==> flow/design.v <==
module AHB_Master_ALU_REG_pipelined (
    input wire        HCLK,        
    input wire        HRESETn,     
    output reg [31:0] HADDR,       
    output reg [2:0] HBURST,         
    output reg [2:0]  HSIZE,       
    output reg [1:0]  HTRANS,      
    output reg [31:0] HWDATA,      
    output reg        HWRITE,      
    input wire [31:0] HRDATA,      
    input wire        HREADY,      
    input wire        HRESP,
    input wire [63:0] cpu_inst
);
    wire [31:0] ReadData1, ReadData2;
    wire [31:0] ALUResult;
    reg RegWrite;
    reg [31:0] WriteData;
    reg type_data ;
    reg ALU_REG;
    reg write_read;
    reg [7:0] burst_length;
    reg [2:0] ReadReg1_ADDR;  
    reg [2:0] ReadReg2_ADDR;   
    reg [2:0] WriteReg_ADDR;   
    reg [2:0] AlU_OP;
    reg [2:0] WriteReg_ADDR2;
    reg [31:0] HWDATA_t;
    reg [31:0] HADDR_delay;
ALU alu(
    .A(ReadData1),
    .B(ReadData2),
    .AlU_OP(AlU_OP),
    .Result(ALUResult)
);
RegisterFile rf(
    .clk(HCLK),
    .rst_n(HRESETn),
    .ReadReg1_ADDR(ReadReg1_ADDR),
    .ReadReg2_ADDR(ReadReg2_ADDR),
    .WriteReg_ADDR(WriteReg_ADDR2),
    .WriteData(WriteData),
    .RegWrite(RegWrite),
    .ReadData1(ReadData1),
    .ReadData2(ReadData2)
);
localparam      IDLE         = 2'b00,
                BUSY     = 2'b01,
                NONSEQ   = 2'b10,
                SEQ      = 2'b11;
reg [9:0] burst_counter;
reg work;
always @(posedge HCLK or negedge HRESETn) begin
    if (!HRESETn)
        HADDR_delay <= 32'b0;
    else
        HADDR_delay <= cpu_inst [63:32];
end
always @(posedge HCLK or negedge HRESETn) begin
    if (!HRESETn)
    begin   
        HTRANS <= IDLE;   
        HADDR <= 32'b0;
        HBURST <= 3'b0;
        HSIZE <= 3'b0;
        HWDATA <= 32'b0;
        HWRITE <= 1'b0;
        RegWrite <= 1'b0;
        WriteData <= 32'b0;
        type_data <= 1'b0;
        ALU_REG <= 1'b0;
        write_read <= 1'b0;
        burst_length <= 8'b0;
        ReadReg1_ADDR <= 3'b0;
        ReadReg2_ADDR <= 3'b0;
        WriteReg_ADDR <= 3'b0;
        AlU_OP <= 3'b0;
        WriteReg_ADDR2 <= 3'b0;
        HWDATA_t <= 32'b0;
        burst_counter <= 10'b0;
        work <= 1'b0;
    end
    else
begin
        RegWrite <= 0;
        case (HTRANS)
            IDLE:begin
                if (type_data == 1)
                begin
                    if(ALU_REG)
                        begin
                            if(write_read)
                            begin
                                WriteData   <= ALUResult;
                                RegWrite    <= 1;
                            end                           
                             else
                            begin
                                HWDATA_t      <= ALUResult;
                                RegWrite    <= 0;
                            end                        end
                        else
                        begin
                            if (HWRITE)
                            begin
                                WriteData   <= HRDATA;
                                RegWrite    <= 1;
                            end
                            else
                            begin
                                HWDATA_t      <= ReadData1;
                                RegWrite    <= 0;
                            end
                        end
                        type_data <= 1;
                end
                type_data <= 1;
                HADDR <= HADDR_delay;
                HSIZE <= cpu_inst[6:4];  
                HWRITE <= cpu_inst[0];   
                HBURST <= cpu_inst[3:1];
                work <= cpu_inst[7];
                write_read <= cpu_inst [31];
                ALU_REG <= cpu_inst [18];
                burst_length <= cpu_inst[15:8];
                ReadReg1_ADDR <= cpu_inst[21:19]; 
                ReadReg2_ADDR <=  cpu_inst[24:22]; 
                WriteReg_ADDR <=  cpu_inst[27:25]; 
                WriteReg_ADDR2 <= WriteReg_ADDR;
                HWDATA <= HWDATA_t;
                AlU_OP <= cpu_inst [30:28];
                if (HREADY && work) begin
                    HTRANS <= NONSEQ;
                    burst_counter <= 0;        
                end
            end 
            BUSY:begin
                work <= cpu_inst[7];
                if (work) begin
                    HTRANS <= IDLE; 
                end
            end
            NONSEQ:begin
                type_data <= 1;
                HADDR <= HADDR_delay;
                HSIZE <= cpu_inst[6:4];  
                HWRITE <= cpu_inst[0];   
                HBURST <= cpu_inst[3:1];
                work <= cpu_inst[7];
                write_read <= cpu_inst [31];
                ALU_REG <= cpu_inst [18];
                burst_length <= cpu_inst[15:8];
                ReadReg1_ADDR <= cpu_inst[21:19]; 
                ReadReg2_ADDR <=  cpu_inst[24:22]; 
                WriteReg_ADDR <=  cpu_inst[27:25]; 
                WriteReg_ADDR2 <= WriteReg_ADDR;
                HWDATA <= HWDATA_t;
                AlU_OP <= cpu_inst [30:28];
                if(ALU_REG)
                        begin
                            if(write_read)
                            begin
                                WriteData   <= ALUResult;
                                RegWrite    <= 1;
                            end
                            else
                            begin
                                HWDATA_t      <= ALUResult;
                                RegWrite    <= 0;
                            end
                        end
                        else
                        begin
                            if (HWRITE)
                            begin
                                WriteData   <= HRDATA;
                                RegWrite    <= 1;
                            end
                            else
                            begin
                                HWDATA_t      <= ReadData1;
                                RegWrite    <= 0;
                            end
                        end
                if (HREADY) begin
                    if (!work)
                    HTRANS <= BUSY;
                    else if (HBURST) begin
                        type_data <= 1;
                        burst_counter <= burst_counter + 1;
                        HTRANS <= SEQ;
                    end else begin
                        type_data <= 1;
                        HTRANS <= IDLE;
                    end
                end
            end  
            SEQ:begin
                HWDATA <= HWDATA_t;
                ReadReg1_ADDR <= ReadReg1_ADDR +1;
                WriteReg_ADDR <=  WriteReg_ADDR;
                WriteReg_ADDR2 <= WriteReg_ADDR;
                RegWrite    <= 0;
                if (HREADY) begin
                    if(ALU_REG)
                        begin
                            if(write_read)
                            begin
                                WriteData   <= ALUResult;
                                RegWrite    <= 1;
                            end
                            else
                            begin
                                HWDATA_t      <= ALUResult;
                                RegWrite    <= 0;
                            end                        end
                        else
                        begin
                            if (HWRITE)
                            begin
                                WriteData   <= HRDATA;
                                RegWrite    <= 1;
                            end
                            else
                            begin
                                HWDATA_t      <= ReadData1;
                                RegWrite    <= 0;
                            end
                        end
                    HADDR <= HADDR + (4 << HSIZE); 
                        burst_counter <= burst_counter + 1;
                    if (!work)
                    HTRANS <= BUSY;
                    else if(HBURST == 3'b001 && burst_counter * HSIZE < 8'b11111111 && burst_counter < burst_length-1)
                    HTRANS <= SEQ;
                        else begin
                        HTRANS <= IDLE;
                    end
                end  
            end
            default:HTRANS <= IDLE;
        endcase
    end
end
endmodule
module ALU(
    input [31:0] A,    
    input [31:0] B,       
    input [2:0] AlU_OP,   
    output reg [31:0] Result 
);
    always @(*) begin
        case (AlU_OP)
            3'b000: Result = A + B;     
            3'b001: Result = A - B;     
            3'b010: Result = A & B;     
            3'b011: Result = A | B;     
            3'b100: Result = A ^ B;     
            3'b101: Result = ~A;        
            3'b110: Result = A << 1;    
            3'b111: Result = A >> 1;    
            default: Result = 8'b0;
        endcase
    end
endmodule
module RegisterFile(
    input clk,
    input rst_n,
    input [2:0] ReadReg1_ADDR,
    input [2:0] ReadReg2_ADDR,
    input [2:0] WriteReg_ADDR,
    input [31:0] WriteData,
    input RegWrite,
    output [31:0] ReadData1,
    output [31:0] ReadData2
);
    reg [31:0] registers [7:0]; 
    assign ReadData1 = registers[ReadReg1_ADDR];
    assign ReadData2 = registers[ReadReg2_ADDR];
    integer i;
    always @(posedge clk or negedge rst_n) begin
        if (!rst_n) begin
            for (i = 0; i < 8; i = i + 1)
                registers[i] <= 32'b0;
        end
        else if (RegWrite) begin
            registers[WriteReg_ADDR] <= WriteData;
        end
    end
endmodule
==> flow/run.sh <==
#!/bin/bash
# the make line also repeats each setting of config.mk as NAME=value (left out here)
make -C /OpenROAD-flow-scripts/flow DESIGN_CONFIG=/design/flow/config.mk WORK_HOME=/design/flow/orfs CLKGATE_MAP_FILE= finish
==> flow/config.mk <==
export PLATFORM = sky130hd
export DESIGN_NAME = AHB_Master_ALU_REG_pipelined
export DESIGN_NICKNAME = AHB_Master_ALU_REG_pipelined
export VERILOG_FILES = /design/flow/design.v
export SDC_FILE = /design/flow/constraint.sdc
export NUM_CORES = 4
export LEC_CHECK = 0
export ABC_AREA = 1
export CAP_MARGIN = 20
export CORE_MARGIN = 2
export CORE_UTILIZATION = 69
export CTS_CLUSTER_DIAMETER = 290
export CTS_CLUSTER_SIZE = 92
export GPL_ROUTABILITY_DRIVEN = 1
export PLACE_DENSITY_LB_ADDON = 0.06
export SLEW_MARGIN = 10
==> flow/constraint.sdc <==
create_clock -name core_clock -period 2.48 [get_ports {HCLK}]
set_input_delay 0.4960 -clock core_clock [delete_from_list [all_inputs] [get_ports {HCLK}]]
set_output_delay 0.4960 -clock core_clock [all_outputs]
set_load 0.01 [all_outputs]
==> flow_summary.json, run 1 <==
{
  "dieArea_um2": 42500,
  "async_flop_share_pct": 100,
  "ys_sh_xor_pct": 1.92,
  "ys_sh_simple_pct": 22.8,
  "firstError": "[ERROR GRT-0116] Global routing finished with congestion. Check the congestion regions in the DRC Viewer.",
  "hpwl_mm": 78.3,
  "clock-sinks": 463,
  "syn-cell-area_um2": 28200,
  "fp_util_pct": 69.5,
  "cts_made_buffers": 9,
  "ys_ff": 463,
  "muxShareOfSynthArea_pct": 0,
  "grt_usage_pct": 79.9,
  "synth-edff-count": 0,
  "top_cell": "nand2_1",
  "grt.overflow.total": 98,
  "ys_cells": 3763,
  "root_buffer": "clkbuf_16",
  "place_congestion": 1.11,
  "synthAoiAreaFrac_pct": 18.7,
  "die_h_um": 206,
  "fa_ha_area_share_pct": 7.00,
  "core_area_um2": 40600,
  "synth_nets": 4015,
  "die_w_um": 206,
  "io_buffers": 169,
  "synthCells": 3763,
  "ys_top_logic_family": "simple AND/OR/NAND/NOR gates",
  "synth_top_area_share_pct": 41.0,
  "cts_buffer_depth": 3,
  "placed_cell_area_um2": 35400,
  "ff_type": "dfrtp_1",
  "yosysTopAreaCell": "dfrtp_1",
  "synth_seq_share_pct": 41.0,
  "ys.warnings.count": 4,
  "cts_htree_levels": 1,
  "yosysChipArea_um2": 28200,
  "synth.area.top_cells": "dfrtp_1, nand2_1, o21ai_0",
  "rows": 74,
  "stop_stage": "global routing (5_1_grt)",
  "ioPinCount": 173,
  "yosys.cell_types.count": 53,
  "common_cells": "nand2_1, o21ai_0, dfrtp_1",
  "status": "stopped before the end",
  "avgSynthCellArea_um2": 7.50
}
## per-layer routing
layer | GRT overflow | global-route usage, %
met5 | 1 | 43.3
met1 | 2 | 80.9
met2 | 35 | 93.4
met3 | 8 | 65.8
met4 | 52 | 78.8
## timing repair
item                                    CTS
setup buffers                           107
cloned                                    3
pin swaps                               161
hold endpoints to repair                 36
endpoints found under the setup margin   89
hold buffers                              1
gates resized                           433
## per-stage QoR
stage | instances | setup slack (ns) | util (%) | TNS (ns)
after floorplan | 3763 | -1.32 | - | -59.99
after global placement | 4923 | -2.09 | 87.0 | -101.23
after detailed placement | 4923 | -2.31 | 87.0 | -117.42
after CTS | 5039 | -1.83 | 93.7 | -107.88
==> run 2: changes to the inputs <==
CELL_PAD_IN_SITES_DETAIL_PLACEMENT = 2   (was not set)
CORE_ASPECT_RATIO = 0.54   (was not set)
CORE_MARGIN = 4   (was 2)
CORE_UTILIZATION = 65   (was 69)
CTS_CLUSTER_DIAMETER = 119   (was 290)
CTS_CLUSTER_SIZE = 55   (was 92)
GPL_TIMING_DRIVEN = 0   (was not set)
HOLD_SLACK_MARGIN = 0.07   (was not set)
MIN_ROUTING_LAYER = met2   (was not set)
PLACE_DENSITY_LB_ADDON = 0.19   (was 0.06)
TNS_END_PERCENT = 95   (was not set)
clock period = 4.55 ns   (was 2.48 ns; I/O delays follow)
==> flow_summary.json, run 2 <==
{
  "ys_ff": 463,
  "die_w_um": 292,
  "ys_sh_simple_pct": 22.8,
  "ys.warnings.count": 4,
  "top_cell": "nand2_1",
  "ys_cells": 3763,
  "dieArea_um2": 47000,
  "fa_ha_area_share_pct": 7.00,
  "synthAoiAreaFrac_pct": 18.7,
  "io_buffers": 169,
  "muxShareOfSynthArea_pct": 0,
  "synth_seq_share_pct": 41.0,
  "common_cells": "nand2_1, o21ai_0, dfrtp_1",
  "synth_top_area_share_pct": 41.0,
  "stop_stage": "detailed placement (3_5_place_dp)",
  "synth_nets": 4015,
  "yosysChipArea_um2": 28200,
  "status": "stopped before the end",
  "die_h_um": 161,
  "core_area_um2": 42400,
  "synth.area.top_cells": "dfrtp_1, nand2_1, o21ai_0",
  "ys_top_logic_family": "simple AND/OR/NAND/NOR gates",
  "fp_util_pct": 66.6,
  "async_flop_share_pct": 100,
  "rows": 55,
  "yosysTopAreaCell": "dfrtp_1",
  "synthCells": 3763,
  "ioPinCount": 173,
  "yosys.cell_types.count": 53,
  "avgSynthCellArea_um2": 7.50,
  "ff_type": "dfrtp_1",
  "ys_sh_xor_pct": 1.92,
  "syn-cell-area_um2": 28200,
  "place_congestion": 1.35,
  "firstError": "[ERROR DPL-0033] detailed placement checks failed during check placement.",
  "synth-edff-count": 0
}
==> run 2: metrics by stage <==
stage	setup TNS (ns)	worst slack (ns)
floorplan	0	0.621
global placement	-8012.86	-17.26
==> run 3: changes to the inputs <==
ABC_AREA = not set   (was 1)
CELL_PAD_IN_SITES_DETAIL_PLACEMENT = not set   (was 2)
CORE_ASPECT_RATIO = not set   (was 0.54)
CORE_MARGIN = 2   (was 4)
CORE_UTILIZATION = 63   (was 65)
CTS_CLUSTER_DIAMETER = not set   (was 119)
CTS_CLUSTER_SIZE = 95   (was 55)
GPL_ROUTABILITY_DRIVEN = not set   (was 1)
GPL_TIMING_DRIVEN = not set   (was 0)
HOLD_SLACK_MARGIN = not set   (was 0.07)
MIN_ROUTING_LAYER = not set   (was met2)
PLACE_DENSITY = 0.36   (was not set)
PLACE_DENSITY_LB_ADDON = not set   (was 0.19)
SLEW_MARGIN = 20   (was 10)
TNS_END_PERCENT = not set   (was 95)
clock period = 5.74 ns   (was 4.55 ns; I/O delays follow)
==> flow_summary.json, run 3 <==
{
  "status": "timing/DRC/antenna clean",
  "synth_seq_share_pct": 40.5,
  "regToRegSetupSlack_ns": 0.22,
  "grt_pass1_vias": 24600,
  "io_buffers": 169,
  "r2r-start": "ReadReg2_ADDR[0]",
  "synthCells": 2864,
  "reg2reg_to": "WriteData[24]",
  "common_cells": "dfrtp_1, mux2_2, nand2_1",
  "clock-sinks": 463,
  "synthToLayoutAreaGrowth_pct": 17.0,
  "cap_viol_max_count": 0,
  "yosysTopAreaCell": "dfrtp_1",
  "grt_setup_unrepaired": "true",
  "postCtsHoldBufs": 0,
  "fa_ha_area_share_pct": 6.91,
  "grt_max_degree": 140,
  "crit_path_end": "WriteData[24]",
  "grt_usage_pct": 38.3,
  "crit_fanout": 27,
  "drv_slew": 0,
  "nNetsFinal": 3291,
  "finalHoldViolations": 0,
  "die_h_um": 217,
  "setup_viol": 0,
  "synth-edff-count": 0,
  "finalCritPeriodShare_pct": 96.1,
  "skew_ns": 0.0211,
  "syn-cell-area_um2": 28600,
  "slew_headroom_pct": 40.1,
  "cp_num_buf_inv": 4,
  "yosysChipArea_um2": 28600,
  "cts_buffer_depth": 3,
  "ff_type": "dfrtp_1",
  "detail_route.wl_per_cell_um": 24.3,
  "cpMostUsedCell": "buf_4",
  "ioPinCount": 173,
  "hpwl_mm": 60.4,
  "cp_cell_sequence": "buf_4 > and2b_1 > buf_4 > a22oi_1 > nor2_1 > o32a_1 > nor3_2 > and2_1 > inv_1 > o21ai_0 > xnor2_1 > ha_1 > nand4_1 > or2_2 > buf_4 > or3_1 > o2111ai_1 > mux2i_1 > o211a_1 > o21ai_1",
  "grt_pass1_wl_mm": 140,
  "via_count": 24100,
  "diodes": 0,
  "tns_ns": 0,
  "dieArea_um2": 47100,
  "viasPerCell": 6.55,
  "holdPathEnd": "HADDR[0]",
  "clk_latency_ns": 0.62,
  "min_path_type": "reg -> reg",
  "antenna_found_initial": 0,
  "rows": 78,
  "cts_made_buffers": 51,
  "warnings": 85,
  "reg2reg_depth": 20,
  "critPathKind": "reg -> reg",
  "cts_htree_levels": 2,
  "die_w_um": 217,
  "min_period_ns": 5.52,
  "ys_ff": 463,
  "tightest_slew_ns": 0.886,
  "yosys.cell_types.count": 98,
  "min_path_cells": 2,
  "path_clk_slew_ns": 0.06,
  "ys_cells": 2864,
  "critPathTopFamily": "simple AND/OR/NAND/NOR gates",
  "drt_wl_total_mm": 89.6,
  "crit_required_ns": 6.23,
  "top_cell": "dfrtp_1",
  "worstHoldStart": "HADDR_delay[0]",
  "worstSetupStartpoint": "ReadReg2_ADDR[0]",
  "synthAoiAreaFrac_pct": 17.1,
  "drt_iter0_drc": 2466,
  "ys_sh_simple_pct": 11.2,
  "cp-end-kind": "flop",
  "avgSynthCellArea_um2": 9.99,
  "drt-pass1-iter-count": 9,
  "fp_util_pct": 63.4,
  "ys_sh_xor_pct": 2.24,
  "core_area_um2": 45100,
  "antenna_left": 0,
  "worst-path-stages": 20,
  "synth.area.top_cells": "dfrtp_1, mux2_2, ha_1",
  "slowest_delay_ns": 0.52,
  "cp_slowest_cell": "dfrtp_4",
  "drc": 0,
  "synth_nets": 3116,
  "grt.overflow.total": 0,
  "muxShareOfSynthArea_pct": 17.3,
  "crit_arrival_ns": 6.01,
  "root_buffer": "clkbuf_16",
  "place_congestion": 0.966,
  "critPathLaunchType": "flop",
  "async_flop_share_pct": 100,
  "ys_top_logic_family": "multiplexers",
  "synth_top_area_share_pct": 40.5,
  "fmax_mhz": 181,
  "ys.warnings.count": 4,
  "cts_tree": "done"
}
==> run 3: repair_timing <==
item / CTS / global route
gates resized: 0 / 14
endpoints found under the setup margin: 0 / 18
setup buffers: 0 / 4
==> run 3: final cells by class <==
class | count | area (um2)
Fill cell | 3224 | 11600
Timing Repair Buffer | 314 | 2880
Clock inverter | 27 | 544
Multi-Input combinational cell | 2078 | 15700
Clock buffer | 69 | 1460
Sequential cell | 463 | 11600
Inverter | 131 | 492
Tap cell | 600 | 751
==> run 3: stage by stage <==
stage,hold WS [ns],std cells,area (um2),util (%),worst slack (ns)
2_1_floorplan,0.414,2864,28600,-,0.696
3_3_place_gp,0.428,3582,31400,69.6,0.353
3_5_place_dp,0.437,3582,31400,69.6,0.202
4_1_cts,0.440,3678,33400,74.0,0.180
5_1_grt,0.477,3682,33500,74.2,-0.00259
6_report,0.438,3682,33500,74.2,0.224
==> run 3: metal layers <==
metal / routed length, um / vias to the layer above / part of all wire (%) / track usage, %
met5: 0 / - / 0 / 0
met1: 34400 / 11900 / 38 / 47.3
met4: 5740 / 0 / 6.4 / 22.5
met3: 7480 / 295 / 8.3 / 6.97
met2: 42000 / 1182 / 47 / 62.9
li1: - / 10800 / - / -
==> run 4: changes to the inputs <==
CELL_PAD_IN_SITES_DETAIL_PLACEMENT = 1   (was not set)
CELL_PAD_IN_SITES_GLOBAL_PLACEMENT = 1   (was not set)
CORE_UTILIZATION = 40   (was 63)
CTS_CLUSTER_SIZE = 68   (was 95)
HOLD_SLACK_MARGIN = 0.17   (was not set)
MIN_ROUTING_LAYER = met2   (was not set)
PLACE_DENSITY = 0.53   (was 0.36)
SLEW_MARGIN = 0   (was 20)
TNS_END_PERCENT = 45   (was not set)
clock period = 6.0 ns   (was 5.74 ns; I/O delays follow)
==> flow_summary.json, run 4 <==
{
  "status": "timing/DRC/antenna clean",
  "ff_type": "dfrtp_1",
  "cts_buffer_depth": 3,
  "grt_max_degree": 112,
  "cpMostUsedCell": "buf_4",
  "cts_htree_levels": 2,
  "slew_headroom_pct": 21.4,
  "cts_tree": "done",
  "crit_fanout": 23,
  "avgSynthCellArea_um2": 9.99,
  "grt_usage_pct": 43.8,
  "dieArea_um2": 73700,
  "top_cell": "dfrtp_1",
  "rows": 98,
  "fmax_mhz": 173,
  "cp_cell_sequence": "inv_1 > ha_1 > and2_1 > nand2b_2 > buf_4 > nor2_1 > a41oi_1 > buf_4 > inv_1 > fa_1 > nor2b_1 > o21a_1 > o21ai_0 > a2111oi_0 > buf_4 > nor2_1 > or3_1 > o2111ai_1 > mux2i_1 > o211a_1 > o21ai_1",
  "place_congestion": 0.946,
  "fa_ha_area_share_pct": 6.91,
  "grt_pass1_vias": 37900,
  "worst-path-stages": 21,
  "synthCells": 2864,
  "drt-pass1-iter-count": 9,
  "place_ws_ns": 0.280,
  "hpwl_mm": 72.0,
  "drc": 0,
  "ys_sh_simple_pct": 11.2,
  "skew_ns": 0.0446,
  "finalCritPeriodShare_pct": 96.5,
  "synthToLayoutAreaGrowth_pct": 19.1,
  "ys.warnings.count": 4,
  "fp_util_pct": 40.2,
  "critPathTopFamily": "AND-OR/OR-AND gates",
  "crit_path_end": "WriteData[24]",
  "drt_iter0_drc": 5056,
  "muxShareOfSynthArea_pct": 17.3,
  "io_buffers": 169,
  "antenna_found_initial": 2,
  "drt_wl_total_mm": 109,
  "warnings": 92,
  "ys_ff": 463,
  "synth.area.top_cells": "dfrtp_1, mux2_2, ha_1",
  "nNetsFinal": 3339,
  "r2r-start": "ReadReg1_ADDR[0]",
  "antenna_left": 0,
  "drv_slew": 0,
  "critPathLaunchType": "flop",
  "synthAoiAreaFrac_pct": 17.1,
  "reg2reg_depth": 21,
  "worstSetupStartpoint": "ReadReg1_ADDR[0]",
  "crit_arrival_ns": 6.33,
  "synth-edff-count": 0,
  "regToRegSetupSlack_ns": 0.21,
  "worstHoldStart": "HADDR_delay[0]",
  "syn-cell-area_um2": 28600,
  "critPathKind": "reg -> reg",
  "root_buffer": "clkbuf_16",
  "grt.overflow.total": 0,
  "clk_latency_ns": 0.68,
  "viasPerCell": 8.03,
  "detail_route.wl_per_cell_um": 26.7,
  "cp-end-kind": "flop",
  "min_period_ns": 5.79,
  "ys_sh_xor_pct": 2.24,
  "core_area_um2": 71100,
  "cp_num_buf_inv": 5,
  "path_clk_slew_ns": 0.06,
  "cp_slowest_cell": "ha_1",
  "crit_required_ns": 6.54,
  "synth_seq_share_pct": 40.5,
  "slowest_delay_ns": 0.56,
  "setup_viol": 0,
  "die_h_um": 271,
  "ioPinCount": 173,
  "finalHoldViolations": 0,
  "fillers": 7887,
  "cap_viol_max_count": 0,
  "synth_top_area_share_pct": 40.5,
  "hold-worst-slack_ns": 0.455,
  "via_count": 32900,
  "min_path_type": "reg -> reg",
  "reg2reg_to": "WriteData[24]",
  "postCtsHoldBufs": 0,
  "holdPathEnd": "HADDR[0]",
  "ys_cells": 2864,
  "die_w_um": 271,
  "common_cells": "dfrtp_1, mux2_2, nand2_1",
  "tightest_slew_ns": 1.18,
  "yosys.cell_types.count": 98,
  "yosysTopAreaCell": "dfrtp_1",
  "cts_made_buffers": 55,
  "yosysChipArea_um2": 28600,
  "async_flop_share_pct": 100,
  "min_path_cells": 2,
  "clock-sinks": 463,
  "grt_pass1_wl_mm": 164,
  "synth_nets": 3116,
  "ys_top_logic_family": "multiplexers",
  "setup_ws_ns": 0.211
}
run 4: cell type report:
class	count	area [um2]	area share [%]
repair buffers	358	3180	9.33
clock inverters	9	116	0.342
diodes	21	52.6	0.154
clock buffers	89	1660	4.89
flip-flops and latches	463	11600	34.1
inverters	131	492	1.44
well taps	950	1190	3.49
multi-input cells	2078	15800	46.3
run 4: stage by stage:
stage	TNS (ns)	utilization (%)	instances	cell area [um2]
2_1_floorplan	0	-	2864	28600
3_3_place_gp	0	45.1	3974	32100
3_5_place_dp	0	45.1	3974	32100
4_1_cts	0	47.6	4072	33900
5_1_grt	-0.0236	47.9	4096	34000
6_report	0	47.9	4099	34000
run 4: timing repair:
action,4_1_cts,5_1_grt
gates resized,0,12
buffers inserted,0,5
hold endpoints to repair,0,0
setup endpoints to repair,0,22
run 4: routing by layer:
metal	GRT usage, %	routed length [um]	up-vias
li1	-	-	10800
met1	-	0	11400
met2	52.1	53600	9718
met3	56.9	43900	984
met4	11.5	11100	34
met5	12.4	839	-
==> run 5: changes to the inputs <==
CELL_PAD_IN_SITES_DETAIL_PLACEMENT = not set   (was 1)
CELL_PAD_IN_SITES_GLOBAL_PLACEMENT = not set   (was 1)
CORE_UTILIZATION = 70   (was 40)
CTS_CLUSTER_DIAMETER = 27   (was not set)
CTS_CLUSTER_SIZE = 44   (was 68)
GPL_ROUTABILITY_DRIVEN = 1   (was not set)
HOLD_SLACK_MARGIN = -0.08   (was 0.17)
MIN_ROUTING_LAYER = not set   (was met2)
PLACE_DENSITY = 0.62   (was 0.53)
SETUP_SLACK_MARGIN = 1.2   (was not set)
SLEW_MARGIN = 10   (was 0)
TNS_END_PERCENT = not set   (was 45)
clock period = 4.85 ns   (was 6.0 ns; I/O delays follow)
==> flow_summary.json, run 5 <==
{
  "fa_ha_area_share_pct": 6.91,
  "yosysTopAreaCell": "dfrtp_1",
  "synth_top_area_share_pct": 40.5,
  "yosys.cell_types.count": 98,
  "clock-sinks": 463,
  "placed_cell_area_um2": 32400,
  "root_buffer": "clkbuf_16",
  "async_flop_share_pct": 100,
  "syn-cell-area_um2": 28600,
  "synth.area.top_cells": "dfrtp_1, mux2_2, ha_1",
  "yosysChipArea_um2": 28600,
  "synthCells": 2864,
  "avgSynthCellArea_um2": 9.99,
  "cts_made_buffers": 107,
  "grt_usage_pct": 78.2,
  "ys.warnings.count": 4,
  "die_w_um": 206,
  "core_area_um2": 40600,
  "io_buffers": 169,
  "ys_sh_xor_pct": 2.24,
  "grt.overflow.total": 45,
  "postCtsHoldBufs": 0,
  "ff_type": "dfrtp_1",
  "ioPinCount": 173,
  "dieArea_um2": 42500,
  "die_h_um": 206,
  "cts_htree_levels": 3,
  "ys_ff": 463,
  "ys_cells": 2864,
  "place_congestion": 0.986,
  "firstError": "[ERROR GRT-0232] Routing congestion too high. Check the congestion heatmap in the GUI.",
  "hpwl_mm": 63.0,
  "common_cells": "dfrtp_1, mux2_2, nand2_1",
  "ys_top_logic_family": "multiplexers",
  "ys_sh_simple_pct": 11.2,
  "synth-edff-count": 0,
  "cts_buffer_depth": 3,
  "stop_stage": "global routing (5_1_grt)",
  "fp_util_pct": 70.5,
  "synth_seq_share_pct": 40.5,
  "status": "stopped before the end",
  "synth_nets": 3116,
  "rows": 74,
  "muxShareOfSynthArea_pct": 17.3,
  "synthAoiAreaFrac_pct": 17.1,
  "top_cell": "dfrtp_1"
}
run 5: timing repair:
item / in CTS
resized: 134
setup buffers: 33
pin swaps: 61
setup endpoints to repair: 70
gates cloned: 1
run 5: stage by stage:
stage	std cells	setup slack, ns	utilization (%)
floorplan	2864	0.450	-
global placement	3635	-0.0458	79.9
detailed placement	3635	-0.239	79.9
CTS	3871	-0.0469	91.6
run 5: layer usage:
metal	GRT usage, %	GRT overflow
met5	33.6	0
met4	75.8	19
met3	63.9	1
met2	93.1	25
met1	79.5	0
==> run 6: changes to the inputs <==
ABC_AREA = 1   (was not set)
CAP_MARGIN = 15   (was 20)
CORE_UTILIZATION = 72   (was 70)
CTS_CLUSTER_DIAMETER = 376   (was 27)
CTS_CLUSTER_SIZE = 98   (was 44)
GPL_ROUTABILITY_DRIVEN = not set   (was 1)
HOLD_SLACK_MARGIN = not set   (was -0.08)
PLACE_DENSITY = 0.4   (was 0.62)
SETUP_SLACK_MARGIN = not set   (was 1.2)
SLEW_MARGIN = 20   (was 10)
TNS_END_PERCENT = 5   (was not set)
clock period = 3.24 ns   (was 4.85 ns; I/O delays follow)
==> flow_summary.json, run 6 <==
{
  "ioPinCount": 173,
  "async_flop_share_pct": 100,
  "common_cells": "nand2_1, o21ai_0, dfrtp_1",
  "die_w_um": 202,
  "placed_cell_area_um2": 34500,
  "synthCells": 3763,
  "synthAoiAreaFrac_pct": 18.7,
  "synth.area.top_cells": "dfrtp_1, nand2_1, o21ai_0",
  "ys_top_logic_family": "simple AND/OR/NAND/NOR gates",
  "firstError": "[ERROR GRT-0232] Routing congestion too high. Check the congestion heatmap in the GUI.",
  "ys_cells": 3763,
  "synth-edff-count": 0,
  "synth_top_area_share_pct": 41.0,
  "stop_stage": "global routing (5_1_grt)",
  "cts_htree_levels": 1,
  "yosysTopAreaCell": "dfrtp_1",
  "dp.cells": 4852,
  "fp_util_pct": 73.0,
  "muxShareOfSynthArea_pct": 0,
  "ys_sh_xor_pct": 1.92,
  "top_cell": "nand2_1",
  "die_h_um": 202,
  "io_buffers": 169,
  "ys_sh_simple_pct": 22.8,
  "place_congestion": 1.13,
  "dieArea_um2": 40800,
  "synth_seq_share_pct": 41.0,
  "grt.overflow.total": 240,
  "fa_ha_area_share_pct": 7.00,
  "hpwl_mm": 76.9,
  "clock-sinks": 463,
  "cts_buffer_depth": 3,
  "ys.warnings.count": 4,
  "root_buffer": "clkbuf_16",
  "postCtsHoldBufs": 0,
  "status": "stopped before the end",
  "avgSynthCellArea_um2": 7.50,
  "grt_usage_pct": 87.5,
  "core_area_um2": 38600,
  "synth_nets": 4015,
  "cts_made_buffers": 8,
  "ys_ff": 463,
  "yosysChipArea_um2": 28200,
  "yosys.cell_types.count": 53,
  "syn-cell-area_um2": 28200,
  "rows": 72,
  "ff_type": "dfrtp_1"
}
## run 6: timing repair
item	4_1_cts
gates resized	136
pin swaps	44
cloned	1
setup buffers	31
setup endpoints to repair	79
## run 6: through the flow
stage,util (%),setup WS [ns],setup TNS (ns)
floorplan,-,-0.559,-15.14
global placement,89.4,-1.40,-47.87
detailed placement,89.4,-1.61,-60.94
CTS,91.8,-1.25,-52.99
## run 6: layer usage
metal	GRT usage, %	GRT overflow
met1	87.5	4
met2	98.7	131
met3	77.6	11
met4	88.4	92
met5	46.4	2
==> run 7: changes to the inputs <==
CAP_MARGIN = 20   (was 15)
CTS_CLUSTER_DIAMETER = 397   (was 376)
CTS_CLUSTER_SIZE = 17   (was 98)
HOLD_SLACK_MARGIN = -0.1   (was not set)
MAX_ROUTING_LAYER = met4   (was not set)
PLACE_DENSITY = not set   (was 0.4)
PLACE_DENSITY_LB_ADDON = 0.27   (was not set)
SETUP_SLACK_MARGIN = -0.14   (was not set)
SLEW_MARGIN = 30   (was 20)
clock period = 4.03 ns   (was 3.24 ns; I/O delays follow)
==> flow_summary.json, run 7 <==
{
  "status": "stopped before the end",
  "stop_stage": "global routing (5_1_grt)",
  "firstError": "[ERROR GRT-0232] Routing congestion too high. Check the congestion heatmap in the GUI.",
  "dieArea_um2": 40800,
  "muxShareOfSynthArea_pct": 0,
  "common_cells": "nand2_1, o21ai_0, dfrtp_1",
  "synth.area.top_cells": "dfrtp_1, nand2_1, o21ai_0",
  "yosysTopAreaCell": "dfrtp_1",
  "synth_nets": 4015,
  "core_area_um2": 38600,
  "rows": 72,
  "fa_ha_area_share_pct": 7.00,
  "async_flop_share_pct": 100,
  "ys_sh_xor_pct": 1.92,
  "die_h_um": 202,
  "synthAoiAreaFrac_pct": 18.7,
  "ys_top_logic_family": "simple AND/OR/NAND/NOR gates",
  "hpwl_mm": 73.2,
  "ioPinCount": 173,
  "yosysChipArea_um2": 28200,
  "cts_made_buffers": 31,
  "ys_ff": 463,
  "top_cell": "nand2_1",
  "grt.overflow.total": 73,
  "grt_usage_pct": 83.1,
  "io_buffers": 169,
  "avgSynthCellArea_um2": 7.50,
  "synth_top_area_share_pct": 41.0,
  "syn-cell-area_um2": 28200,
  "synth_seq_share_pct": 41.0,
  "synth-edff-count": 0,
  "ff_type": "dfrtp_1",
  "root_buffer": "clkbuf_16",
  "ys.warnings.count": 4,
  "synthCells": 3763,
  "cts_buffer_depth": 3,
  "clock-sinks": 463,
  "fp_util_pct": 73.0,
  "place_congestion": 1.14,
  "ys_sh_simple_pct": 22.8,
  "die_w_um": 202,
  "yosys.cell_types.count": 53,
  "cts_htree_levels": 1,
  "ys_cells": 3763
}
## run 7: repair_timing
item                                    CTS
pin swaps                                49
gates cloned                              0
hold buffers                              0
resized                                 118
endpoints found under the setup margin   51
hold endpoints to repair                  0
buffers inserted                         20
## run 7: stage by stage
| stage | instance area, um2 | setup slack [ns] | instances |
|---|---|---|---|
| 2_1_floorplan | 28200 | 0.101 | 3763 |
| 3_3_place_gp | 33000 | -0.455 | 4649 |
| 3_5_place_dp | 33000 | -0.640 | 4649 |
| 4_1_cts | 34300 | -0.370 | 4702 |
## run 7: routing by layer
metal  overflow  GRT usage (%)
met1          1           82.3
met2         40           94.7
met3         12           73.0
met4         20           76.5
met5          -              -
==> run 8: changes to the inputs <==
CELL_PAD_IN_SITES_DETAIL_PLACEMENT = 2   (was not set)
CORE_UTILIZATION = 65   (was 72)
CTS_CLUSTER_DIAMETER = not set   (was 397)
CTS_CLUSTER_SIZE = 55   (was 17)
GPL_ROUTABILITY_DRIVEN = 1   (was not set)
HOLD_SLACK_MARGIN = 0.07   (was -0.1)
MAX_ROUTING_LAYER = not set   (was met4)
PLACE_DENSITY_LB_ADDON = 0.19   (was 0.27)
SETUP_SLACK_MARGIN = not set   (was -0.14)
SLEW_MARGIN = 10   (was 30)
TNS_END_PERCENT = 55   (was 5)
clock period = 8.57 ns   (was 4.03 ns; I/O delays follow)
==> flow_summary.json, run 8 <==
{
  "die_h_um": 212,
  "stop_stage": "detailed placement (3_5_place_dp)",
  "common_cells": "nand2_1, o21ai_0, dfrtp_1",
  "synth-edff-count": 0,
  "async_flop_share_pct": 100,
  "dieArea_um2": 45100,
  "place_congestion": 0.958,
  "synth_seq_share_pct": 41.0,
  "synth_nets": 4015,
  "io_buffers": 169,
  "synth.area.top_cells": "dfrtp_1, nand2_1, o21ai_0",
  "ys_ff": 463,
  "yosysChipArea_um2": 28200,
  "ys_cells": 3763,
  "ioPinCount": 173,
  "top_cell": "nand2_1",
  "avgSynthCellArea_um2": 7.50,
  "rows": 76,
  "syn-cell-area_um2": 28200,
  "ys_sh_simple_pct": 22.8,
  "ys_sh_xor_pct": 1.92,
  "core_area_um2": 43000,
  "firstError": "[ERROR DPL-0033] detailed placement checks failed during check placement.",
  "synthCells": 3763,
  "synth_top_area_share_pct": 41.0,
  "status": "stopped before the end",
  "yosys.cell_types.count": 53,
  "synthAoiAreaFrac_pct": 18.7,
  "ff_type": "dfrtp_1",
  "muxShareOfSynthArea_pct": 0,
  "fp_util_pct": 65.7,
  "ys_top_logic_family": "simple AND/OR/NAND/NOR gates",
  "yosysTopAreaCell": "dfrtp_1",
  "fa_ha_area_share_pct": 7.00,
  "ys.warnings.count": 4,
  "die_w_um": 212
}
==> run 8: stage by stage <==
step / cell area, um2 / worst slack (ns)
3_3_place_gp: 30300 / 2.48
2_1_floorplan: 28200 / 4.64
==> run 9: changes to the inputs <==
ABC_AREA = not set   (was 1)
CELL_PAD_IN_SITES_DETAIL_PLACEMENT = not set   (was 2)
CORE_UTILIZATION = 25   (was 65)
CTS_CLUSTER_SIZE = not set   (was 55)
GPL_ROUTABILITY_DRIVEN = not set   (was 1)
HOLD_SLACK_MARGIN = not set   (was 0.07)
PLACE_DENSITY = 0.6   (was not set)
PLACE_DENSITY_LB_ADDON = not set   (was 0.19)
SLEW_MARGIN = 20   (was 10)
TNS_END_PERCENT = not set   (was 55)
clock period = 9.47 ns   (was 8.57 ns; I/O delays follow)
==> flow_summary.json, run 9 <==
{
  "status": "timing/DRC/antenna clean",
  "drc": 0,
  "nNetsFinal": 3210,
  "drt_iter0_drc": 2275,
  "grt.overflow.total": 0,
  "ys_sh_xor_pct": 2.24,
  "drt_wl_total_mm": 94.1,
  "synthToLayoutAreaGrowth_pct": 18.4,
  "yosysTopAreaCell": "dfrtp_1",
  "muxShareOfSynthArea_pct": 17.3,
  "worst-path-stages": 22,
  "place_congestion": 0.896,
  "cap_viol_max_count": 0,
  "cp_cell_sequence": "clkinv_1 > buf_4 > a221o_1 > a21oi_1 > ha_1 > o21ai_0 > nor4_4 > nand2_2 > nor2_4 > nand2_1 > o31ai_1 > xnor2_1 > ha_1 > a21o_1 > a21o_1 > a21oi_1 > nor2_1 > a211oi_1 > a21oi_1 > mux2i_1 > a221oi_1 > o31ai_1",
  "placed_cell_area_um2": 31900,
  "synthAoiAreaFrac_pct": 17.1,
  "die_w_um": 342,
  "detail_route.wl_per_cell_um": 20.8,
  "drv_slew": 0,
  "synth_top_area_share_pct": 40.5,
  "fin_area_um2": 33900,
  "postCtsHoldBufs": 0,
  "skew_ns": 0.0382,
  "synth.area.top_cells": "dfrtp_1, mux2_2, ha_1",
  "ioPinCount": 173,
  "via_count": 23500,
  "ff_type": "dfrtp_1",
  "r2r-start": "ReadReg2_ADDR[2]",
  "cts_htree_levels": 2,
  "synth-edff-count": 0,
  "setup_viol": 0,
  "tightest_slew_ns": 1.12,
  "finalHoldViolations": 0,
  "synth_seq_share_pct": 40.5,
  "avgSynthCellArea_um2": 9.99,
  "fa_ha_area_share_pct": 6.91,
  "dieArea_um2": 117000,
  "cp_num_buf_inv": 2,
  "yosys.cell_types.count": 98,
  "synth_nets": 3116,
  "rows": 124,
  "top_cell": "dfrtp_1",
  "holdPathEnd": "HADDR[1]",
  "core_area_um2": 114000,
  "grt_pass1_vias": 23200,
  "reg2reg_depth": 22,
  "syn-cell-area_um2": 28600,
  "cts_tree": "done",
  "fmax_mhz": 141,
  "min_path_type": "reg -> reg",
  "ys_top_logic_family": "multiplexers",
  "tns_ns": 0,
  "ys_sh_simple_pct": 11.2,
  "common_cells": "dfrtp_1, mux2_2, nand2_1",
  "synthCells": 2864,
  "io_buffers": 169,
  "min_path_cells": 2,
  "clk_latency_ns": 0.66,
  "cts_setup_buffers": 0,
  "ys_ff": 463,
  "crit_arrival_ns": 7.57,
  "viasPerCell": 5.20,
  "cp_slowest_cell": "dfrtp_2",
  "regToRegSetupSlack_ns": 2.40,
  "cts_made_buffers": 54,
  "critPathTopFamily": "AND-OR/OR-AND gates",
  "slowest_delay_ns": 0.86,
  "diodes": 0,
  "slew_headroom_pct": 25.2,
  "antenna_found_initial": 13,
  "die_h_um": 342,
  "hpwl_mm": 62.2,
  "hold-worst-slack_ns": 0.442,
  "cpMostUsedCell": "a21oi_1",
  "worstSetupStartpoint": "ReadReg2_ADDR[2]",
  "critPathLaunchType": "flop",
  "critPathKind": "reg -> reg",
  "root_buffer": "clkbuf_16",
  "drt-pass1-iter-count": 6,
  "grt_usage_pct": 15.8,
  "min_period_ns": 7.07,
  "crit_fanout": 28,
  "grt_pass1_wl_mm": 144,
  "worstHoldStart": "HADDR_delay[1]",
  "fillers": 11800,
  "grt_max_degree": 142,
  "warnings": 80,
  "ys_cells": 2864,
  "reg2reg_to": "WriteData[29]",
  "crit_required_ns": 9.97,
  "cts_buffer_depth": 3,
  "cts_resized": 0,
  "yosysChipArea_um2": 28600,
  "ys.warnings.count": 4,
  "async_flop_share_pct": 100,
  "clock-sinks": 463,
  "grt_setup_unrepaired": "false",
  "fp_util_pct": 25.1,
  "cp-end-kind": "flop",
  "antenna_left": 0,
  "path_clk_slew_ns": 0.06,
  "finalCritPeriodShare_pct": 74.6,
  "crit_path_end": "WriteData[29]"
}
run 9: layout make-up:
| class | instances | area, um2 | share of cell area [%] |
|---|---|---|---|
| clock buffer | 76 | 1590 | 4.68 |
| sequential | 463 | 11600 | 34.2 |
| clock inverter | 25 | 397 | 1.17 |
| timing repair buffer | 230 | 2200 | 6.48 |
| multi-input combinational | 2078 | 15700 | 46.4 |
| inverter | 131 | 492 | 1.45 |
| tap | 1512 | 1890 | 5.58 |
run 9: per-layer routing:
metal | GRT usage [%] | vias up | share of wire (%) | routed length [um]
li1 | - | 10600 | - | -
met1 | 21.7 | 11700 | 43 | 40400
met2 | 25.0 | 993 | 46 | 42800
met3 | 3.05 | 176 | 8.3 | 7780
met4 | 5.26 | 14 | 3.1 | 2940
met5 | 0 | - | 0.10 | 94
run 9: stage by stage:
| stage | setup WS [ns] | utilization, % | cells |
|---|---|---|---|
| floorplan | 4.43 | - | 2864 |
| global placement | 2.59 | 28.0 | 4414 |
| finish | 2.40 | 29.7 | 4515 |
| global route | 2.02 | 29.7 | 4515 |
| CTS | 2.49 | 29.7 | 4515 |
| detailed placement | 2.55 | 28.0 | 4414 |
==> run 10: changes to the inputs <==
ABC_AREA = 1   (was not set)
CAP_MARGIN = 5   (was 20)
CORE_UTILIZATION = 72   (was 25)
CTS_CLUSTER_DIAMETER = 223   (was not set)
CTS_CLUSTER_SIZE = 35   (was not set)
MAX_ROUTING_LAYER = met4   (was not set)
PLACE_DENSITY = 0.38   (was 0.6)
SETUP_SLACK_MARGIN = -0.05   (was not set)
clock period = 4.24 ns   (was 9.47 ns; I/O delays follow)
==> flow_summary.json, run 10 <==
{
  "status": "stopped before the end",
  "stop_stage": "global routing (5_1_grt)",
  "core_area_um2": 38600,
  "synthCells": 3763,
  "ys_ff": 463,
  "hpwl_mm": 71.1,
  "yosys.cell_types.count": 53,
  "ys_cells": 3763,
  "cts_made_buffers": 17,
  "synth.area.top_cells": "dfrtp_1, nand2_1, o21ai_0",
  "die_h_um": 202,
  "yosysChipArea_um2": 28200,
  "avgSynthCellArea_um2": 7.50,
  "synth_nets": 4015,
  "yosysTopAreaCell": "dfrtp_1",
  "ff_type": "dfrtp_1",
  "async_flop_share_pct": 100,
  "synthAoiAreaFrac_pct": 18.7,
  "muxShareOfSynthArea_pct": 0,
  "fp_util_pct": 73.0,
  "io_buffers": 169,
  "die_w_um": 202,
  "rows": 72,
  "cts_htree_levels": 1,
  "ioPinCount": 173,
  "ys_top_logic_family": "simple AND/OR/NAND/NOR gates",
  "dieArea_um2": 40800,
  "postCtsHoldBufs": 0,
  "clock-sinks": 463,
  "ys_sh_xor_pct": 1.92,
  "place_congestion": 1.06,
  "common_cells": "nand2_1, o21ai_0, dfrtp_1",
  "synth-edff-count": 0,
  "top_cell": "nand2_1",
  "syn-cell-area_um2": 28200,
  "ys.warnings.count": 4,
  "ys_sh_simple_pct": 22.8,
  "synth_top_area_share_pct": 41.0,
  "root_buffer": "clkbuf_16",
  "fa_ha_area_share_pct": 7.00,
  "cts_buffer_depth": 3,
  "synth_seq_share_pct": 41.0
}
[run 10: timing repair]
item / CTS
endpoints found under the hold margin: 0
resized: 141
setup buffers: 29
pin swaps: 63
setup endpoints to repair: 49
[run 10: metrics by stage]
step	hold WS (ns)	util [%]	setup WS [ns]	std cells	area [um2]
floorplan	0.425	-	0.311	3763	28200
global placement	0.431	84.7	-0.334	4613	32700
detailed placement	0.442	84.7	-0.522	4613	32700
CTS	0.401	87.7	-0.166	4661	33900
==> run 11: changes to the inputs <==
CAP_MARGIN = 20   (was 5)
CORE_ASPECT_RATIO = 0.5   (was not set)
CTS_CLUSTER_DIAMETER = 399   (was 223)
CTS_CLUSTER_SIZE = 99   (was 35)
MAX_ROUTING_LAYER = not set   (was met4)
PLACE_DENSITY = 0.6   (was 0.38)
SETUP_SLACK_MARGIN = 0.46   (was -0.05)
clock period = 1.57 ns   (was 4.24 ns; I/O delays follow)
==> flow_summary.json, run 11 <==
{
  "place_ws_ns": -3.20,
  "status": "stopped before the end",
  "top_cell": "nand2_1",
  "fp_util_pct": 72.8,
  "synth_top_area_share_pct": 41.0,
  "hpwl_mm": 102,
  "synth_nets": 4015,
  "yosysChipArea_um2": 28200,
  "ioPinCount": 173,
  "muxShareOfSynthArea_pct": 0,
  "die_w_um": 284,
  "ys_cells": 3763,
  "dieArea_um2": 40900,
  "firstError": "[ERROR DPL-0038] Utilization greater than 100%, impossible to legalize",
  "synth.area.top_cells": "dfrtp_1, nand2_1, o21ai_0",
  "async_flop_share_pct": 100,
  "avgSynthCellArea_um2": 7.50,
  "ys_top_logic_family": "simple AND/OR/NAND/NOR gates",
  "rows": 51,
  "ys_sh_simple_pct": 22.8,
  "io_buffers": 169,
  "synth_seq_share_pct": 41.0,
  "stop_stage": "clock tree synthesis (4_1_cts)",
  "ff_type": "dfrtp_1",
  "die_h_um": 144,
  "ys_ff": 463,
  "synth-edff-count": 0,
  "synthAoiAreaFrac_pct": 18.7,
  "dp.cells": 5092,
  "synthCells": 3763,
  "fa_ha_area_share_pct": 7.00,
  "place_congestion": 1.19,
  "yosys.cell_types.count": 53,
  "ys.warnings.count": 4,
  "yosysTopAreaCell": "dfrtp_1",
  "placed_cell_area_um2": 37100,
  "common_cells": "nand2_1, o21ai_0, dfrtp_1",
  "core_area_um2": 38800,
  "syn-cell-area_um2": 28200,
  "ys_sh_xor_pct": 1.92
}
==> run 12: changes to the inputs <==
ABC_AREA = not set   (was 1)
CAP_MARGIN = 10   (was 20)
CORE_ASPECT_RATIO = not set   (was 0.5)
CTS_CLUSTER_DIAMETER = 27   (was 399)
CTS_CLUSTER_SIZE = 44   (was 99)
GPL_ROUTABILITY_DRIVEN = 1   (was not set)
HOLD_SLACK_MARGIN = -0.08   (was not set)
PLACE_DENSITY = 0.62   (was 0.6)
SETUP_SLACK_MARGIN = not set   (was 0.46)
SLEW_MARGIN = 10   (was 20)
clock period = 4.85 ns   (was 1.57 ns; I/O delays follow)
==> flow_summary.json, run 12 <==
{
  "cts_made_buffers": 101,
  "synth.area.top_cells": "dfrtp_1, mux2_2, ha_1",
  "cts_htree_levels": 3,
  "ys_ff": 463,
  "synth_nets": 3116,
  "dp.cells": 3683,
  "die_w_um": 203,
  "grt_usage_pct": 81.1,
  "fa_ha_area_share_pct": 6.91,
  "synthAoiAreaFrac_pct": 17.1,
  "core_area_um2": 39500,
  "synth_top_area_share_pct": 40.5,
  "yosysTopAreaCell": "dfrtp_1",
  "grt.overflow.total": 307,
  "root_buffer": "clkbuf_16",
  "ys.warnings.count": 4,
  "async_flop_share_pct": 100,
  "ys_sh_simple_pct": 11.2,
  "ys_sh_xor_pct": 2.24,
  "firstError": "[ERROR GRT-0116] Global routing finished with congestion. Check the congestion regions in the DRC Viewer.",
  "ys_top_logic_family": "multiplexers",
  "rows": 73,
  "ioPinCount": 173,
  "syn-cell-area_um2": 28600,
  "common_cells": "dfrtp_1, mux2_2, nand2_1",
  "top_cell": "dfrtp_1",
  "synthCells": 2864,
  "postCtsHoldBufs": 0,
  "dieArea_um2": 41300,
  "synth_seq_share_pct": 40.5,
  "clock-sinks": 463,
  "io_buffers": 169,
  "place_congestion": 1.00,
  "die_h_um": 203,
  "cts_buffer_depth": 3,
  "synth-edff-count": 0,
  "avgSynthCellArea_um2": 9.99,
  "yosysChipArea_um2": 28600,
  "ys_cells": 2864,
  "yosys.cell_types.count": 98,
  "muxShareOfSynthArea_pct": 17.3,
  "ff_type": "dfrtp_1",
  "fp_util_pct": 72.5,
  "stop_stage": "global routing (5_1_grt)",
  "hpwl_mm": 66.7,
  "status": "stopped before the end"
}
## run 12: metal layers
| layer | overflow | global-route usage, % |
|---|---|---|
| met5 | 2 | 26.8 |
| met4 | 112 | 82.2 |
| met3 | 4 | 66.7 |
| met2 | 186 | 96.5 |
| met1 | 3 | 81.7 |
## run 12: stage by stage
step	area, um2	setup TNS [ns]	worst slack (ns)	utilization [%]
4_1_cts	37300	-3.46	-0.326	94.5
3_5_place_dp	32700	-6.96	-0.529	82.8
3_3_place_gp	32700	-5.73	-0.482	82.8
2_1_floorplan	28600	0	0.0233	-
## run 12: repair_timing
item                       CTS
setup buffers               36
resized                    157
pin swaps                   59
setup endpoints to repair   47
==> run 13: changes to the inputs <==
ABC_AREA = 1   (was not set)
CAP_MARGIN = 20   (was 10)
CTS_CLUSTER_DIAMETER = 290   (was 27)
CTS_CLUSTER_SIZE = 92   (was 44)
HOLD_SLACK_MARGIN = not set   (was -0.08)
MAX_ROUTING_LAYER = met4   (was not set)
PLACE_DENSITY = not set   (was 0.62)
PLACE_DENSITY_LB_ADDON = 0.06   (was not set)
SETUP_SLACK_MARGIN = 0.13   (was not set)
clock period = 1.53 ns   (was 4.85 ns; I/O delays follow)
==> flow_summary.json, run 13 <==
{
  "status": "stopped before the end",
  "stop_stage": "clock tree synthesis (4_1_cts)",
  "firstError": "[ERROR DPL-0033] detailed placement checks failed during check placement.",
  "placed_cell_area_um2": 36500,
  "synthAoiAreaFrac_pct": 18.7,
  "async_flop_share_pct": 100,
  "avgSynthCellArea_um2": 7.50,
  "muxShareOfSynthArea_pct": 0,
  "rows": 72,
  "ys.warnings.count": 4,
  "hpwl_mm": 99.8,
  "fp_util_pct": 73.0,
  "synth_seq_share_pct": 41.0,
  "core_area_um2": 38600,
  "ff_type": "dfrtp_1",
  "dieArea_um2": 40800,
  "yosysChipArea_um2": 28200,
  "yosys.cell_types.count": 53,
  "ys_ff": 463,
  "synth.area.top_cells": "dfrtp_1, nand2_1, o21ai_0",
  "place_ws_ns": -3.22,
  "ys_top_logic_family": "simple AND/OR/NAND/NOR gates",
  "syn-cell-area_um2": 28200,
  "common_cells": "nand2_1, o21ai_0, dfrtp_1",
  "io_buffers": 169,
  "ys_cells": 3763,
  "ys_sh_xor_pct": 1.92,
  "top_cell": "nand2_1",
  "place_congestion": 1.18,
  "synth_top_area_share_pct": 41.0,
  "synth-edff-count": 0,
  "die_w_um": 202,
  "ys_sh_simple_pct": 22.8,
  "dp.cells": 5026,
  "ioPinCount": 173,
  "synthCells": 3763,
  "synth_nets": 4015,
  "fa_ha_area_share_pct": 7.00,
  "yosysTopAreaCell": "dfrtp_1",
  "die_h_um": 202
}
==> run 13: per-stage QoR <==
stage               setup TNS (ns)  util [%]  hold slack, ns
floorplan                  -147.31         -          0.0104
detailed placement         -235.06      94.5           0.215
global placement           -194.46      94.5           0.220
==> run 14: changes to the inputs <==
CORE_UTILIZATION = 64   (was 72)
CTS_CLUSTER_DIAMETER = not set   (was 290)
CTS_CLUSTER_SIZE = 96   (was 92)
GPL_ROUTABILITY_DRIVEN = not set   (was 1)
MAX_ROUTING_LAYER = not set   (was met4)
PLACE_DENSITY = 0.6   (was not set)
PLACE_DENSITY_LB_ADDON = not set   (was 0.06)
SETUP_SLACK_MARGIN = not set   (was 0.13)
SLEW_MARGIN = 20   (was 10)
clock period = 5.83 ns   (was 1.53 ns; I/O delays follow)
==> flow_summary.json, run 14 <==
{
  "rows": 76,
  "critPathKind": "reg -> reg",
  "grt_util_met2_pct": 61.3,
  "ys.warnings.count": 4,
  "cts_setup_buffers": 0,
  "root_buffer": "clkbuf_16",
  "finalCritPeriodShare_pct": 94.5,
  "worst-path-stages": 28,
  "dieArea_um2": 45800,
  "top_cell": "nand2_1",
  "drt_wl_total_mm": 95.8,
  "fillers": 3324,
  "nNetsFinal": 4133,
  "ys_cells": 3763,
  "crit_arrival_ns": 6.05,
  "clk_latency_ns": 0.66,
  "drt_iter0_drc": 3897,
  "grt_util_met3_pct": 13.7,
  "top_usage_layer": "met2",
  "ioPinCount": 173,
  "crit_required_ns": 6.37,
  "setup_ws_ns": 0.323,
  "tightest_slew_ns": 1.06,
  "path_clk_slew_ns": 0.06,
  "slew_headroom_pct": 28.8,
  "drt-pass1-iter-count": 8,
  "common_cells": "nand2_1, o21ai_0, dfrtp_1",
  "yosysTopAreaCell": "dfrtp_1",
  "ys_sh_simple_pct": 22.8,
  "fmax_mhz": 182,
  "place_ws_ns": 0.616,
  "die_h_um": 214,
  "skew_ns": 0.0584,
  "finalHoldViolations": 0,
  "synthAoiAreaFrac_pct": 18.7,
  "setup_viol": 0,
  "grt.overflow.total": 0,
  "place_congestion": 1.03,
  "ff_type": "dfrtp_1",
  "holdPathEnd": "HADDR[6]",
  "grt_pass1_vias": 27700,
  "fa_ha_area_share_pct": 7.00,
  "cap_viol_max_count": 0,
  "synth-edff-count": 0,
  "avgSynthCellArea_um2": 7.50,
  "syn-cell-area_um2": 28200,
  "grt_pass1_wl_mm": 151,
  "use_met1_pct": 56.7,
  "synth_nets": 4015,
  "grt_usage_pct": 41.6,
  "cts_buffer_depth": 3,
  "seq_area_um2": 11600,
  "drc": 0,
  "critPathTopFamily": "simple AND/OR/NAND/NOR gates",
  "via_count": 28400,
  "io_buffers": 169,
  "async_flop_share_pct": 100,
  "synthToLayoutAreaGrowth_pct": 14.3,
  "muxShareOfSynthArea_pct": 0,
  "die_w_um": 214,
  "cp_num_buf_inv": 6,
  "yosys.cell_types.count": 53,
  "ys_top_logic_family": "simple AND/OR/NAND/NOR gates",
  "detail_route.wl_per_cell_um": 21.3,
  "cts_htree_levels": 2,
  "critPathLaunchType": "flop",
  "synthCells": 3763,
  "r2r-start": "ReadReg2_ADDR[0]",
  "viasPerCell": 6.30,
  "reg2reg_to": "WriteData[31]",
  "status": "timing/DRC/antenna clean",
  "core_area_um2": 43300,
  "synth_seq_share_pct": 41.0,
  "min_period_ns": 5.51,
  "hpwl_mm": 64.1,
  "cts_made_buffers": 50,
  "ys_sh_xor_pct": 1.92,
  "yosysChipArea_um2": 28200,
  "slowest_delay_ns": 0.52,
  "crit_path_end": "WriteData[31]",
  "min_path_type": "reg -> reg",
  "fp_util_pct": 65.2,
  "cp_slowest_cell": "dfrtp_2",
  "comb_area_um2": 14300,
  "cts_tree": "done",
  "grt_setup_unrepaired": "true",
  "min_path_cells": 2,
  "utilization_pct": 74.6,
  "grt_max_degree": 137,
  "warnings": 87,
  "cpMostUsedCell": "nand2_1",
  "ys_ff": 463,
  "tns_ns": 0,
  "reg2reg_depth": 28,
  "antenna_found_initial": 1,
  "crit_fanout": 39,
  "drv_slew": 0,
  "antenna_left": 0,
  "synth_top_area_share_pct": 41.0,
  "worstSetupStartpoint": "ReadReg2_ADDR[0]",
  "synth.area.top_cells": "dfrtp_1, nand2_1, o21ai_0",
  "cp-end-kind": "flop",
  "clock-sinks": 463,
  "regToRegSetupSlack_ns": 0.32,
  "worstHoldStart": "HADDR_delay[6]"
}
[run 14: per-stage QoR]
step | hold slack, ns | instance area (um2) | cells
6_report | 0.452 | 32300 | 4502
5_1_grt | 0.469 | 32300 | 4502
4_1_cts | 0.458 | 32300 | 4501
2_1_floorplan | 0.425 | 28200 | 3763
3_5_place_dp | 0.446 | 30600 | 4414
3_3_place_gp | 0.430 | 30600 | 4414
[run 14: routing by layer]
metal  vias to the layer above  wire, um
met5                         -         0
met4                         0      3680
met1                     13400     37800
met2                      1912     41000
li1                      12700         -
met3                       354     13300
[run 14: what timing repair did]
action	in CTS	in global routing
endpoints found under the setup margin	0	8
endpoints found under the hold margin	0	0
hold buffers	0	0
gates resized	0	4
[run 14: layout make-up]
class	instances	area share (%)
diodes	1	0.00775
clock buffers	76	4.49
clock inverters	11	0.578
inverters	420	4.89
multi-input cells	2689	44.3
flip-flops and latches	463	35.9
well taps	585	2.27
repair buffers	257	7.51
==> run 15: changes to the inputs <==
ABC_AREA = not set   (was 1)
CORE_UTILIZATION = 40   (was 64)
CTS_CLUSTER_SIZE = not set   (was 96)
clock period = 6.0 ns   (was 5.83 ns; I/O delays follow)
==> flow_summary.json, run 15 <==
{
  "status": "timing/DRC/antenna clean",
  "common_cells": "dfrtp_1, mux2_2, nand2_1",
  "ioPinCount": 173,
  "min_path_type": "reg -> reg",
  "synthAoiAreaFrac_pct": 17.1,
  "ff_type": "dfrtp_1",
  "synth_top_area_share_pct": 40.5,
  "use_met1_pct": 32.5,
  "via_count": 24100,
  "worstSetupStartpoint": "ReadReg2_ADDR[1]",
  "die_w_um": 271,
  "ys_ff": 463,
  "cp_num_buf_inv": 6,
  "grt_max_degree": 133,
  "cp_cell_sequence": "buf_4 > nor2b_1 > buf_4 > buf_4 > a222oi_1 > o2bb2ai_2 > inv_2 > nor4_4 > nand2_2 > o21ai_0 > xnor2_1 > ha_1 > a21o_1 > a21o_1 > a21oi_1 > buf_4 > o21ai_0 > o21ba_2 > o31ai_1 > a21oi_1 > mux2_2 > o311ai_0 > buf_4 > a21oi_1",
  "detail_route.wl_per_cell_um": 22.9,
  "clock-sinks": 463,
  "ys.warnings.count": 4,
  "critPathKind": "reg -> reg",
  "finalHoldViolations": 0,
  "setup_viol": 0,
  "tightest_slew_ns": 0.949,
  "crit_path_end": "WriteData[23]",
  "cts_tree": "done",
  "dieArea_um2": 73700,
  "viasPerCell": 5.86,
  "synthCells": 2864,
  "async_flop_share_pct": 100,
  "drc": 0,
  "worst-path-stages": 24,
  "critPathLaunchType": "flop",
  "cp_slowest_cell": "dfrtp_4",
  "crit_fanout": 12,
  "yosysChipArea_um2": 28600,
  "top_cell": "dfrtp_1",
  "ys_top_logic_family": "multiplexers",
  "utilization_pct": 48.0,
  "cts_htree_levels": 2,
  "grt_util_met3_pct": 4.09,
  "cpMostUsedCell": "buf_4",
  "finalCritPeriodShare_pct": 94.2,
  "avgSynthCellArea_um2": 9.99,
  "antenna_found_initial": 3,
  "synth_seq_share_pct": 40.5,
  "root_buffer": "clkbuf_16",
  "clk_latency_ns": 0.62,
  "crit_required_ns": 6.50,
  "drt_iter0_drc": 2025,
  "fmax_mhz": 177,
  "synth.area.top_cells": "dfrtp_1, mux2_2, ha_1",
  "reg2reg_depth": 24,
  "regToRegSetupSlack_ns": 0.35,
  "worstHoldStart": "HADDR_delay[0]",
  "muxShareOfSynthArea_pct": 17.3,
  "yosys.cell_types.count": 98,
  "grt_pass1_wl_mm": 145,
  "grt_setup_unrepaired": "false",
  "place_congestion": 0.889,
  "grt.overflow.total": 0,
  "warnings": 87,
  "grt_util_met2_pct": 42.8,
  "slowest_delay_ns": 0.59,
  "min_period_ns": 5.65,
  "grt_usage_pct": 25.3,
  "crit_arrival_ns": 6.15,
  "path_clk_slew_ns": 0.06,
  "syn-cell-area_um2": 28600,
  "ys_cells": 2864,
  "reg2reg_to": "WriteData[23]",
  "ys_sh_xor_pct": 2.24,
  "synthToLayoutAreaGrowth_pct": 19.5,
  "rows": 98,
  "grt_pass1_vias": 24400,
  "yosysTopAreaCell": "dfrtp_1",
  "skew_ns": 0.0128,
  "cts_buffer_depth": 3,
  "critPathTopFamily": "AND-OR/OR-AND gates",
  "fa_ha_area_share_pct": 6.91,
  "r2r-start": "ReadReg2_ADDR[1]",
  "cts_made_buffers": 52,
  "synth_nets": 3116,
  "drv_slew": 0,
  "top_usage_layer": "met2",
  "tns_ns": 0,
  "synth-edff-count": 0,
  "drt_wl_total_mm": 94.3,
  "slew_headroom_pct": 35.9,
  "core_area_um2": 71100,
  "ys_sh_simple_pct": 11.2,
  "min_path_cells": 2,
  "fp_util_pct": 40.2,
  "drt-pass1-iter-count": 8,
  "antenna_left": 0,
  "cp-end-kind": "flop",
  "die_h_um": 271,
  "hpwl_mm": 64.7,
  "cap_viol_max_count": 0,
  "nNetsFinal": 3369,
  "holdPathEnd": "HADDR[0]",
  "io_buffers": 169
}
[run 15: area by class of cell]
cell class,count,area [um2]
clock inverters,25,270
flip-flops and latches,463,11600
multi-input cells,2078,15700
clock buffers,72,1470
inverters,131,492
fillers,6573,36900
well taps,950,1190
repair buffers,391,3440
diodes,1,2.50
[run 15: per-layer routing]
metal	vias to the layer above	part of all wire [%]
li1	10900	-
met1	12100	42
met2	892	48
met3	177	6.5
met4	0	3.7
met5	-	0
[run 15: stage by stage]
| stage | cells | setup WS (ns) | hold WS (ns) | area [um2] |
|---|---|---|---|---|
| after global routing | 4110 | 0.0214 | 0.478 | 34200 |
| after CTS | 4109 | 0.180 | 0.447 | 34100 |
| after floorplan | 2864 | 0.956 | 0.414 | 28600 |
| after detailed placement | 4012 | 0.208 | 0.434 | 32400 |
| final | 4111 | 0.345 | 0.445 | 34200 |
| after global placement | 4011 | 0.241 | 0.427 | 32400 |
[run 15: timing repair]
action                                  4_1_cts  5_1_grt
endpoints found under the setup margin        0        8
hold buffers                                  0        0
resized                                       0        4
setup buffers                                 0        1
